Setup of harbor:
==> flow/design.v <==
module segdec(input logic [3:0] in, output logic [6:0] out);
	always_comb
	begin
		case (in)
			4'b0000 :
				out = 7'b0111111;  
			4'b0001 :
				out = 7'b0000110;  
			4'b0010 :
				out = 7'b1011011;  
			4'b0011 :
				out = 7'b1001111;  
			4'b0100 :
				out = 7'b1100110;  
			4'b0101 :
				out = 7'b1101101;  
			4'b0110 :
				out = 7'b1111100;  
			4'b0111 :
				out = 7'b0000111;  
			4'b1000 :
				out = 7'b1111111;  
			4'b1001 :
				out = 7'b1100111;  
			4'b1010 :
				out = 7'b1000000;
			default :
				out = 7'b0000000;
    		endcase
	end
endmodule
module bin_to_bcd(input logic [7:0] in, output logic [3:0][6:0] disp);
logic[3:0] sign_num, units, tens, hundreds;
logic[7:0] num;
logic sign;
always_comb
begin
	sign = in[$high(in)];
	if(sign)  
		num = 0 - in;
	else
		num = in;
	hundreds = num / 100;
	num = num - (hundreds)*100;  
	tens = num / 10;
	num = num - (tens)*10;  
	units = num;
end
always_comb
	if(sign)
		sign_num = 4'hA;
	else
		sign_num = 4'hF;
segdec signdec
(
	.in(sign_num),
	.out(disp[3])
);
segdec hundreddec
(
	.in(hundreds),
	.out(disp[2])
);
segdec tendec
(
	.in(tens),
	.out(disp[1])
);
segdec unitdec
(
	.in(units),
	.out(disp[0])
);
endmodule
module debounce #(parameter int COUNT=500000) (input logic clk, signal_in, output logic signal_out);
logic prev_signal;
int unsigned cnt;
always_ff @(posedge clk)
begin
	if(prev_signal != signal_in)
	begin
		cnt <= 0;  
	end
	else if(cnt >= COUNT)
	begin
		cnt <= 0;  
		signal_out <= signal_in;
	end
	else
	begin
		cnt <= cnt +1;
	end
	prev_signal <= signal_in;
end
endmodule
module read_sm(input logic clk, reset_n, handshake, run, output logic read, done);
enum {HALT, WAIT_1, WAIT_0, DONE} state;
always_ff @(posedge clk, negedge reset_n)
begin
	if(!reset_n)
	begin
		state <= HALT;
		read <= 0;
	end
	else
	begin
		read <= 0;
		unique case(state)
			HALT : if(run) state <= WAIT_1;
			WAIT_1 :
			begin
				if(handshake)
				begin
					state <= WAIT_0;
					read <= '1;  
				end
			end
			WAIT_0 : if(!handshake) state <= DONE;
			DONE : state <= HALT;
		endcase
	end
end
always_comb
	if(state == DONE)
		done = 1;
	else
		done = 0;
endmodule
module sm(input logic clk, input logic [10-1:0] SW, input logic [8-1:0] re_res, im_res, output logic [8-1:0] LED, output logic [8-1:0] re_a, im_a, re_q, im_q);
typedef enum {REAL_A, IMAG_A, REAL_Q, IMAG_Q, DISP_REAL, DISP_IMAG} stateType;
stateType state;
logic reset_n;
logic handshake;
logic [8-1:0] data_in;
always_comb
begin
	reset_n = SW[$high(SW)];
	handshake = SW[$high(SW) -1];
	data_in =  SW[$high(SW) -2 : $low(SW)];
end
logic read_run, read_trigger, read_done;
read_sm re_sm0
(
	.clk(clk),
	.reset_n(reset_n),
	.handshake(handshake),
	.run(read_run),
	.read(read_trigger),
	.done(read_done)
);
always_comb
	read_run = (state == REAL_A) || (state == IMAG_A) || (state == REAL_Q) || (state == IMAG_Q);
always_ff @(posedge clk, negedge reset_n)
begin
	if(!reset_n)
		state <= REAL_A;
	else
	begin
		unique case(state)
			REAL_A: if(read_done) state <= IMAG_A;
			IMAG_A: if(read_done) state <= REAL_Q;
			REAL_Q: if(read_done) state <= IMAG_Q;
			IMAG_Q: if(read_done) state <= DISP_REAL;
			DISP_REAL : if(handshake == 1) state <= DISP_IMAG;
			DISP_IMAG : if(handshake == 0) state <= REAL_A;
		endcase
	end
end
always_ff @(posedge clk)
begin
	if(read_trigger)
	begin
		unique case(state)
			REAL_A: re_a <= data_in;
			IMAG_A: im_a <= data_in;
			REAL_Q: re_q <= data_in;
			IMAG_Q: im_q <= data_in;
			default: ;
		endcase
	end
end
always_comb
begin
	if(state == DISP_REAL)
		LED = re_res;
	else if(state == DISP_IMAG)
		LED = im_res;
	else
		LED = '0;
end
endmodule
module mult(input logic signed [(2*8 -1)-1:0] re_x, im_x, re_y, im_y, output logic signed [2*(2*8 -1)-1:0] re_z, im_z);
logic signed [(2*8 -1)-1:0] a,b,c,d;
always_comb
begin
	a = re_x;
	b = im_x;
	c = re_y;
	d = im_y;
end
logic signed [2*(2*8 -1)-1:0] ac, bd, ad, bc;
always_comb
begin
	ac = a*c;
	bd = b*d;
	ad = a*d;
	bc = b*c;
	re_z = ac - bd;
	im_z = ad + bc;
end
endmodule
module cmplx_mult(
input logic clk,
input logic [10-1:0] switches,
output logic [8-1:0] LED,
output logic [6:0] HEX0,
output logic [6:0] HEX1,
output logic [6:0] HEX2,
output logic [6:0] HEX3,
output logic [6:0] HEX4,
output logic [6:0] HEX5,
output logic [6:0] HEX6,
output logic [6:0] HEX7);
logic [8-1:0] re_a, im_a, re_q, im_q;
logic [8-1:0] re_res, im_res;
logic [10-1:0] SW;
always_comb
	SW[$high(SW)-2:$low(SW)] = switches[$high(switches)-2:$low(switches)];
debounce #(.COUNT(1000)) db0
(
	.clk(clk),
	.signal_in(switches[$high(switches)]),
	.signal_out(SW[$high(SW)])
);
debounce #(.COUNT(1000)) db1
(
	.clk(clk),
	.signal_in(switches[$high(switches)-1]),
	.signal_out(SW[$high(SW)-1])
);
sm sm0 (.*);
logic signed [(2*8 -1)-1:0] re_x, im_x, re_y, im_y;
logic signed [2*(2*8 -1)-1:0] re_z, im_z;
localparam INPUT_SHIFT = (2*8 -1) - 8;
localparam OUTPUT_LOW = 2*INPUT_SHIFT -1;
localparam OUTPUT_HIGH = OUTPUT_LOW + 8 -1;
always_comb
begin
	re_x = $signed(re_a);
	im_x = $signed(im_a);
	re_y = $signed(re_q) << INPUT_SHIFT;
	im_y = $signed(im_q) << INPUT_SHIFT;
	re_res = re_z[OUTPUT_HIGH : OUTPUT_LOW];
	im_res = im_z[OUTPUT_HIGH : OUTPUT_LOW];
end
mult mult0
(.*);
logic [3:0][6:0] sw_hex;
always_comb
begin
	HEX0 = ~ sw_hex[0];  
	HEX1 = ~ sw_hex[1];  
	HEX2 = ~ sw_hex[2];  
	HEX3 = ~ sw_hex[3];  
end
bin_to_bcd sw_disp
(
	.in(SW[7:0]),
	.disp(sw_hex)
);
logic [3:0][6:0] led_hex;
always_comb
begin
	HEX4 = ~ led_hex[0];  
	HEX5 = ~ led_hex[1];  
	HEX6 = ~ led_hex[2];  
	HEX7 = ~ led_hex[3];  
end
bin_to_bcd led_disp
(
	.in(LED),
	.disp(led_hex)
);
endmodule
clock: 15.7 ns
lec_check: 0
cap_margin: 20
core_aspect_ratio: 0.5
core_margin: 4
core_utilization: 38
gpl_timing_driven: 1
hold_slack_margin: 0.13
max_routing_layer: met4
place_density: 0.68
setup_slack_margin: -0.64
slew_margin: 20
tns_end_percent: 10
run.sh (not shown) runs the stock make flow with config.mk's settings and CLKGATE_MAP_FILE=.
| harbor | all stages done | FAIL | negative setup slack |
For sierra, these inputs were changed with respect to harbor:
Settings: PLACE_DENSITY: 0.68 -> 0.6; MAX_ROUTING_LAYER: met4 -> unset; CORE_MARGIN: 4 -> 2; CORE_ASPECT_RATIO: 0.5 -> unset; TNS_END_PERCENT: 10 -> unset; HOLD_SLACK_MARGIN: 0.13 -> unset; CORE_UTILIZATION: 38 -> 14; GPL_TIMING_DRIVEN: 1 -> unset; SETUP_SLACK_MARGIN: -0.64 -> unset; the clock period (ns, I/O delays scaled along): 15.7 -> 28.5.
Findings:
The final layout from sierra, which completed every stage, passed the timing, DRC and antenna checks at the end of the flow.
sierra against harbor.
The following lists how yarrow was set up differently from sierra:
Settings: CTS_CLUSTER_DIAMETER: unset -> 94; CORE_UTILIZATION: 14 -> 70; CTS_CLUSTER_SIZE: unset -> 41; PLACE_DENSITY: 0.6 -> unset; ABC_AREA: unset -> 1; the clock period (ns, I/O delays scaled along): 28.5 -> 13.6.
==> results <==
- Although it ran to completion, yarrow produced a layout that fails the final checks because of negative setup slack.
- Compared with sierra, in yarrow routed wire length now larger; sum of routed wire segments on met1 now larger; count of distinct cell types in the synthesized netlist now smaller.
- Against sierra, number of inverters outside the clock class in the layout in yarrow rose by more than half.
diff inputs: yarrow => raven
Settings: removing CTS_CLUSTER_DIAMETER (formerly 94); removing CTS_CLUSTER_SIZE (formerly 41); changing CORE_UTILIZATION from 70 to 72; setting PLACE_DENSITY to 0.66 for the first time; removing ABC_AREA (formerly 1); changing the clock period (ns, I/O delays scaled along) from 13.6 to 14.4.
### Flow results
global routing (5_1_grt): raven exited with error
Per the comparison of raven with yarrow, xor and xnor area share after synthesis went up, synthesized area per cell went up, synthesized cell count went down, synthesized-area fraction occupied by and/or/nand/nor cells went down.
Number of instances resized during post-cts repair (raven over yarrow): increase, about 90%
--- input diff raven..pepper ---
Settings: CORE_UTILIZATION now 25, was 72; PLACE_DENSITY now 0.6, was 0.66; the clock period (ns, I/O delays scaled along) now 18.8, was 14.4.
==> results <==
pepper | status: complete | timing, DRC, antenna: pass
Between raven and pepper, the flow reports standard cell core area increasing by more than 100%.
Comparing pepper and raven, number of gates given a new drive strength after cts is higher on raven.
There was hardly any difference in mux contribution to synthesized area between raven and pepper.
As far as post-cts hold buffer count goes, pepper and raven are indistinguishable; the numbers are identical.
Initial core utilization was higher in raven than in pepper.
The run showing the greater post-CTS setup-driven buffer insertion count is raven.
Higher worst setup timing slack at the placement stage was reported by pepper, not raven.
pepper — placed cell count 311 higher, raven as reference
As far as synthesized area goes, pepper and raven are indistinguishable; the numbers are identical.
Reported for pepper and raven, arithmetic-cell share of the synthesized area counting full adders, half adders and majority gates turned out identical to the last digit.
